// cordic_stage
module cordic_stage (clk, reset, X_i, Y_i, Z_i, X_O, Y_O, Z_O);
For scale: ~7000 cells after synthesis, roughly 780 flip-flops, roughly 98 I/O pins, ~0.058 mm2 of cells after synthesis.
Settings: LEC_CHECK=0, CAP_MARGIN=20, CORE_MARGIN=2, CORE_UTILIZATION=70, CTS_CLUSTER_DIAMETER=52, SETUP_SLACK_MARGIN=0.93, SLEW_MARGIN=20; clock period 3.17 ns.
run.sh (not shown) runs the stock make flow with config.mk's settings and CLKGATE_MAP_FILE=.
The first run reached the layout checks and failed them: negative setup slack.
Rerun with:
--- a/flow/config.mk
+++ b/flow/config.mk
@@ -9,5 +9,7 @@
 export CORE_MARGIN = 2
-export CORE_UTILIZATION = 70
-export CTS_CLUSTER_DIAMETER = 52
-export SETUP_SLACK_MARGIN = 0.93
+export CORE_UTILIZATION = 72
+export CTS_CLUSTER_DIAMETER = 29
+export CTS_CLUSTER_SIZE = 32
+export PLACE_DENSITY = 0.35
+export SETUP_SLACK_MARGIN = 0.91
 export SLEW_MARGIN = 20
The new run ended with an error in global routing (5_1_grt) on GRT-0232.
Area after synthesis stays the same.
Die size drops by 2.7%.
Synthesized cell count stays the same.
Rerun with:
--- a/flow/config.mk
+++ b/flow/config.mk
@@ -9,7 +9,3 @@
 export CORE_MARGIN = 2
-export CORE_UTILIZATION = 72
-export CTS_CLUSTER_DIAMETER = 29
-export CTS_CLUSTER_SIZE = 32
-export PLACE_DENSITY = 0.35
-export SETUP_SLACK_MARGIN = 0.91
+export CORE_UTILIZATION = 52
 export SLEW_MARGIN = 20
==> flow/constraint.sdc (replaced) <==
create_clock -name core_clock -period 3.52 [get_ports {clk}]
set_input_delay 0.7040 -clock core_clock [delete_from_list [all_inputs] [get_ports {clk}]]
set_output_delay 0.7040 -clock core_clock [all_outputs]
set_load 0.01 [all_outputs]
Effect: This time the run produced a clean layout; die size climbs by 38%; synthesized cell count does not change; synthesized area is unchanged.
Rerun with:
--- a/flow/config.mk
+++ b/flow/config.mk
@@ -9,3 +9,4 @@
 export CORE_MARGIN = 2
-export CORE_UTILIZATION = 52
+export CORE_UTILIZATION = 40
+export SETUP_SLACK_MARGIN = 0.2
 export SLEW_MARGIN = 20
Die size rose by about 30%.
Critical path depth climbs by 2.
Global-route usage went down by 6.6 points.
Via count fell by about 0.66%.
Clock-buffer cell count falls by 17.
Worst setup slack gains 0.18 ns.
Wire length went down by about 2.5%.
Sequential cell count is unchanged.
Synthesized area does not change.
Rerun with:
--- a/flow/config.mk
+++ b/flow/config.mk
@@ -9,4 +9,4 @@
 export CORE_MARGIN = 2
-export CORE_UTILIZATION = 40
-export SETUP_SLACK_MARGIN = 0.2
+export CORE_UTILIZATION = 67
+export CTS_CLUSTER_DIAMETER = 362
 export SLEW_MARGIN = 20
==> flow/constraint.sdc (replaced) <==
create_clock -name core_clock -period 3.25 [get_ports {clk}]
set_input_delay 0.6500 -clock core_clock [delete_from_list [all_inputs] [get_ports {clk}]]
set_output_delay 0.6500 -clock core_clock [all_outputs]
set_load 0.01 [all_outputs]
Result:
- core utilization rises by 31 points
- worst hold slack loses 0.022 ns
- routed wire length stays flat

* * *

cordic_stage again, from the RTL that the note above started with.
Settings: LEC_CHECK=0, CAP_MARGIN=10, CELL_PAD_IN_SITES_DETAIL_PLACEMENT=2, CELL_PAD_IN_SITES_GLOBAL_PLACEMENT=0, CORE_MARGIN=7, CORE_UTILIZATION=15, CTS_CLUSTER_DIAMETER=68, CTS_CLUSTER_SIZE=43, GPL_ROUTABILITY_DRIVEN=1, GPL_TIMING_DRIVEN=0, MAX_ROUTING_LAYER=met4, MIN_ROUTING_LAYER=met1, PLACE_DENSITY_LB_ADDON=0.07, SLEW_MARGIN=0, TNS_END_PERCENT=15; clock period 4.98 ns.
The first run produced a clean layout.
==> next run, changes <==
CAP_MARGIN = 20   (was 10)
CELL_PAD_IN_SITES_DETAIL_PLACEMENT = not set   (was 2)
CELL_PAD_IN_SITES_GLOBAL_PLACEMENT = not set   (was 0)
CORE_MARGIN = 2   (was 7)
CORE_UTILIZATION = 69   (was 15)
CTS_CLUSTER_DIAMETER = not set   (was 68)
CTS_CLUSTER_SIZE = not set   (was 43)
GPL_ROUTABILITY_DRIVEN = not set   (was 1)
GPL_TIMING_DRIVEN = not set   (was 0)
MAX_ROUTING_LAYER = not set   (was met4)
MIN_ROUTING_LAYER = not set   (was met1)
PLACE_DENSITY_LB_ADDON = not set   (was 0.07)
SLEW_MARGIN = 20   (was 0)
TNS_END_PERCENT = not set   (was 15)
clock period = 2.09 ns   (was 4.98 ns; I/O delays follow)
What happened: This time the run ended with an error in clock tree synthesis. Synthesized area stays the same. Die size drops by well over a third. Synthesized cell count stays the same.

* * *

job 8174:
Starting RTL as in the previous note.
make LEC_CHECK=0 CAP_MARGIN=20 CORE_ASPECT_RATIO=0.5 CORE_MARGIN=2 CORE_UTILIZATION=66 CTS_CLUSTER_DIAMETER=370 CTS_CLUSTER_SIZE=50 HOLD_SLACK_MARGIN=0.29 PLACE_DENSITY_LB_ADDON=0.0 SETUP_SLACK_MARGIN=0.6 SLEW_MARGIN=20 finish   # period 2.31 ns
In the summary table, job 8174 is marked failed, with error DPL-0033 raised in clock tree synthesis (4_1_cts).
The inputs of job 2883 differ from those of job 8174 as listed below.
- PLACE_DENSITY_LB_ADDON: 0.0 -> unset
- HOLD_SLACK_MARGIN: 0.29 -> unset
- CORE_ASPECT_RATIO: 0.5 -> unset
- CTS_CLUSTER_SIZE: 50 -> unset
- CTS_CLUSTER_DIAMETER: 370 -> 139
- CORE_UTILIZATION: 66 -> 72
- SETUP_SLACK_MARGIN: 0.6 -> unset
- the clock period (ns, I/O delays scaled along): 2.31 -> 2.73
--- outcome ---
- Changes observed in job 2883 relative to job 8174: sum of net half-perimeters after detailed placement lower; area of the placeable core dropped 8.3%.
- Diff job 8174..job 2883 | post-synthesis cell count from yosys | unchanged
- No final results exist for job 2883, since it was stopped by error DPL-0033 during clock tree synthesis (4_1_cts).
- Diff job 8174 -> job 2883: complex-gate fraction of the synthesized area did not really move, synthesized cell count did not really move, global placer's final weighted congestion went down, pre-CTS setup slack went up, chip footprint went down.
- Job 2883 gives more initial cell density of the core than job 8174 did.
Modified inputs, job 8175 compared to job 2883
- removing CTS_CLUSTER_DIAMETER (formerly 139)
- setting CTS_CLUSTER_SIZE to 32 for the first time
- changing CORE_UTILIZATION from 72 to 70
- changing the clock period (ns, I/O delays scaled along) from 2.73 to 3.17
Notes after the runs:
- Complete run, failing final checks: job 8175, reason negative setup slack.
- Between job 8175 and job 2883, starting density of the core is higher for job 2883, job 8175 comes in under that.
- Diff job 8175..job 2883 | top-level I/O count | unchanged
- Diff job 2883 -> job 8175 | area of the core region | increase of 3.4%
- Diff job 8175..job 2883 | gate count of the mapped netlist | unchanged
- Changes observed in job 8175 relative to job 2883: area fraction in compound gates shows no meaningful change; number of placement rows shows an increase of 1.9%; width of the chip shows an increase of about 1.4%; die size shows an increase of 0.0023 mm^2.
### job 8175 -> job 575
- CTS_CLUSTER_DIAMETER: unset -> 28
- SETUP_SLACK_MARGIN: unset -> 0.43
--- outcome ---
Job 575 never completed, since it errored out during global routing (5_1_grt). Across both runs, instance count after placement with tap cells included was lower for job 575 than for job 8175. Diff job 8175 -> job 575: placed instance area level, routability congestion estimate from global placement fell 0.022.

* * *

Setup of run A:
cordic_stage again, from the RTL that the note above started with.
export LEC_CHECK = 0
export ABC_AREA = 1
export CAP_MARGIN = 5
export CELL_PAD_IN_SITES_GLOBAL_PLACEMENT = 0
export CORE_MARGIN = 2
export CORE_UTILIZATION = 72
export CTS_CLUSTER_SIZE = 72
export GPL_ROUTABILITY_DRIVEN = 0
export GPL_TIMING_DRIVEN = 1
export MAX_ROUTING_LAYER = met4
export MIN_ROUTING_LAYER = met1
export PLACE_DENSITY_LB_ADDON = 0.01
export SLEW_MARGIN = 0
create_clock -name core_clock -period 1.94 [get_ports {clk}]
Status: run A FAILED at clock tree synthesis (4_1_cts) (tool error)
Input changes introduced in run B (baseline for comparison: run A):
- a change of CELL_PAD_IN_SITES_GLOBAL_PLACEMENT from 0 to 2
- a deleted CTS_CLUSTER_SIZE that had been 72
- a deleted PLACE_DENSITY_LB_ADDON that had been 0.01
- an added SETUP_SLACK_MARGIN of 0.04
- a change of ABC_AREA from 1 to 0
- a change of SLEW_MARGIN from 0 to 20
- a change of CORE_UTILIZATION from 72 to 47
- a change of CAP_MARGIN from 5 to 20
- a change of the clock period (ns, I/O delays scaled along) from 1.94 to 4.81
### Flow results
Max fraction of the mapped netlist area in adder cells across run B and run A: run B. Number of nets at floorplan: lower on run B. Mean instance size in the synthesized netlist, run B and run A, lower one = run A. Going from run A to run B, die size grew by more than a quarter. Run B reached the end of the flow, and the finished layout is clean on the timing, design-rule and antenna checks. [compare] base=run A new=run B: number of cells produced by synthesis lower; simple-gate share of the synthesized area went down. The synthesis area per yosys number comes out higher for run A vs run B.
--- input diff run B..run C ---
- swapping met1 for met2 in MIN_ROUTING_LAYER
- clearing ABC_AREA, which used to be 0
- clearing MAX_ROUTING_LAYER, which used to be met4
- putting HOLD_SLACK_MARGIN at 0.19 where nothing was set
==> comparison <==
- Between run C and run B, the worst-case setup margin in the final layout is higher for run B.
- Taking run B as the reference point, the met1 track demand over resource in global routing of run C falls by 35 points.
- Between run C and run B, the cell count does not differ in any meaningful way.
- [compare] base=run B new=run C: non-clock buffer area fraction after layout about even.
- Run C -> run B: share of the synthesized netlist area taken by xor and xnor gates delta 0, exact match
- Summary of run C over run B: first-iteration DRC count rose 7,256, synthesis-to-layout area growth about even.
What run D does differently from run C at the input level:
- removing GPL_TIMING_DRIVEN (formerly 1)
- changing CORE_UTILIZATION from 47 to 70
- removing GPL_ROUTABILITY_DRIVEN (formerly 0)
- removing HOLD_SLACK_MARGIN (formerly 0.19)
- removing CELL_PAD_IN_SITES_GLOBAL_PLACEMENT (formerly 2)
- removing SETUP_SLACK_MARGIN (formerly 0.04)
- removing MIN_ROUTING_LAYER (formerly met2)
- changing the clock period (ns, I/O delays scaled along) from 4.81 to 3.17
## What came out
Although run D finished all stages, its layout failed final checks on setup timing.
Note that the placeable core region recorded for run C amounts to 1.5 times the value seen in run D.
The worst min-delay path category comes out reg2reg in one run and in2reg in the other, namely in run C and run D respectively.
Note that the die size recorded for run C amounts to 1.5 times the value seen in run D.
Run D vs. run C: instance count on the critical path went up, clock-buffer cell count now sits lower, tap cell count lower, pre-CTS setup slack dropped 1.12 ns.
Design area: run D worse than run C
Across both runs, routed wire length was lower for run D than for run C.

* * *

cordic_stage again, from the RTL that the note above started with.
Settings: LEC_CHECK=0, CAP_MARGIN=5, CELL_PAD_IN_SITES_GLOBAL_PLACEMENT=0, CORE_MARGIN=2, CORE_UTILIZATION=56, CTS_CLUSTER_SIZE=43, GPL_ROUTABILITY_DRIVEN=0, GPL_TIMING_DRIVEN=1, MAX_ROUTING_LAYER=met4, MIN_ROUTING_LAYER=met1, PLACE_DENSITY_LB_ADDON=0.01, SLEW_MARGIN=0; clock period 3.36 ns.
The starting point passed the timing, design-rule and antenna checks.
==> next run, changes <==
--- a/flow/config.mk
+++ b/flow/config.mk
@@ -6,9 +6,11 @@
 export NUM_CORES = 4
 export LEC_CHECK = 0
-export CAP_MARGIN = 5
+export ABC_AREA = 1
+export CAP_MARGIN = 25
 export CELL_PAD_IN_SITES_GLOBAL_PLACEMENT = 0
+export CORE_ASPECT_RATIO = 1.18
 export CORE_MARGIN = 2
-export CORE_UTILIZATION = 56
-export CTS_CLUSTER_SIZE = 43
+export CORE_UTILIZATION = 72
+export CTS_CLUSTER_SIZE = 79
 export GPL_ROUTABILITY_DRIVEN = 0
 export GPL_TIMING_DRIVEN = 1
@@ -16,3 +18,3 @@
 export MIN_ROUTING_LAYER = met1
 export PLACE_DENSITY_LB_ADDON = 0.01
-export SLEW_MARGIN = 0
+export SLEW_MARGIN = 20
==> flow/constraint.sdc (replaced) <==
create_clock -name core_clock -period 2.66 [get_ports {clk}]
set_input_delay 0.5320 -clock core_clock [delete_from_list [all_inputs] [get_ports {clk}]]
set_output_delay 0.5320 -clock core_clock [all_outputs]
set_load 0.01 [all_outputs]
With this change the flow completed, yet does not pass: setup timing.
Final cell count rose by 21%.
Synthesized cell count is higher by 28%.
Routed wire length grows by 22%.
Worst hold slack loses 0.34 ns.
Worst setup slack loses 0.43 ns.
Sequential share of layout area went down by 1.6 points.
Utilization climbs by 21 points.
Via count climbs by 29%.
Clock skew went up by 0.0090 ns.
Sequential cell count is unchanged.

* * *

cordic_stage again, from the RTL that the note above started with.
clock: 1.07 ns
lec_check: 0
abc_area: 1
cap_margin: 20
core_margin: 2
core_utilization: 72
cts_cluster_diameter: 392
cts_cluster_size: 95
setup_slack_margin: 0.28
slew_margin: 20
tns_end_percent: 5
The baseline never finished: it broke off in clock tree synthesis (4_1_cts).
Edit:
- ABC_AREA: 1 -> not set
- CORE_ASPECT_RATIO: not set -> 0.5
- SETUP_SLACK_MARGIN: 0.28 -> 0.16
The changed run stopped in clock tree synthesis (4_1_cts).
Synthesized cell count goes down by 22%.
Area after synthesis goes down by 3.7%.
Die area goes down by 3.5%.
Edit:
- CORE_ASPECT_RATIO: 0.5 -> not set
- CTS_CLUSTER_DIAMETER: 392 -> 331
- PLACE_DENSITY: not set -> 0.36
- SETUP_SLACK_MARGIN: 0.16 -> not set
- TNS_END_PERCENT: 5 -> not set
- clock period: 1.07 -> 2.73 ns (I/O delays scaled with it)
=>
- The new run aborted during global routing (5_1_grt) on GRT-0232
- area after synthesis is unchanged
- die area barely changes
- synthesized cell count does not change
Edit:
- CORE_UTILIZATION: 72 -> 40
- CTS_CLUSTER_DIAMETER: 331 -> not set
- CTS_CLUSTER_SIZE: 95 -> not set
- PLACE_DENSITY: 0.36 -> not set
- clock period: 2.73 -> 3.52 ns (I/O delays scaled with it)
Effect: The changed run passed the timing, design-rule and antenna checks; die size came out higher by well over a third; synthesized cell count is unchanged; area after synthesis does not change.

* * *

cordic_stage again, from the RTL that the note above started with.
export LEC_CHECK = 0
export CAP_MARGIN = 10
export CELL_PAD_IN_SITES_DETAIL_PLACEMENT = 2
export CELL_PAD_IN_SITES_GLOBAL_PLACEMENT = 0
export CORE_MARGIN = 7
export CORE_UTILIZATION = 15
export CTS_CLUSTER_DIAMETER = 68
export CTS_CLUSTER_SIZE = 15
export GPL_ROUTABILITY_DRIVEN = 1
export GPL_TIMING_DRIVEN = 0
export HOLD_SLACK_MARGIN = 0.24
export MAX_ROUTING_LAYER = met4
export MIN_ROUTING_LAYER = met1
export PLACE_DENSITY_LB_ADDON = 0.28
export SLEW_MARGIN = 0
export TNS_END_PERCENT = 15
create_clock -name core_clock -period 4.98 [get_ports {clk}]
The baseline completed without violations.
==> next run, changes <==
CAP_MARGIN = 5   (was 10)
CELL_PAD_IN_SITES_DETAIL_PLACEMENT = default   (was 2)
CORE_MARGIN = 2   (was 7)
CORE_UTILIZATION = 72   (was 15)
CTS_CLUSTER_DIAMETER = default   (was 68)
CTS_CLUSTER_SIZE = 43   (was 15)
GPL_ROUTABILITY_DRIVEN = 0   (was 1)
GPL_TIMING_DRIVEN = 1   (was 0)
HOLD_SLACK_MARGIN = default   (was 0.24)
PLACE_DENSITY_LB_ADDON = 0.01   (was 0.28)
SLEW_MARGIN = 40   (was 0)
TNS_END_PERCENT = default   (was 15)
clock period = 3.04 ns   (was 4.98 ns; I/O delays follow)
Outcome:
- The changed run reached the layout checks and failed them: setup timing
- via count is higher by 7.8%
- global-route usage is higher by 29 points
- core utilization is higher by 70 points
- setup slack loses 720 ps
- count of clock-buffer cells in the layout is lower by 1
- maximum frequency is higher by 37%
- cell count is lower by 29%
- design area is higher by 0.93%
- wire length is lower by 22%
==> next run, changes <==
ABC_AREA = 1   (was default)
CTS_CLUSTER_SIZE = 72   (was 43)
PLACE_DENSITY = 0.65   (was default)
PLACE_DENSITY_LB_ADDON = default   (was 0.01)
SLEW_MARGIN = 0   (was 40)
TNS_END_PERCENT = 90   (was default)
clock period = 1.57 ns   (was 3.04 ns; I/O delays follow)
Outcome:
- This time the run did not get past detailed placement with DPL-0038
- die area went up by a few percent
- area after synthesis came out higher by a few percent
- synthesized cell count increases by a quarter to a third
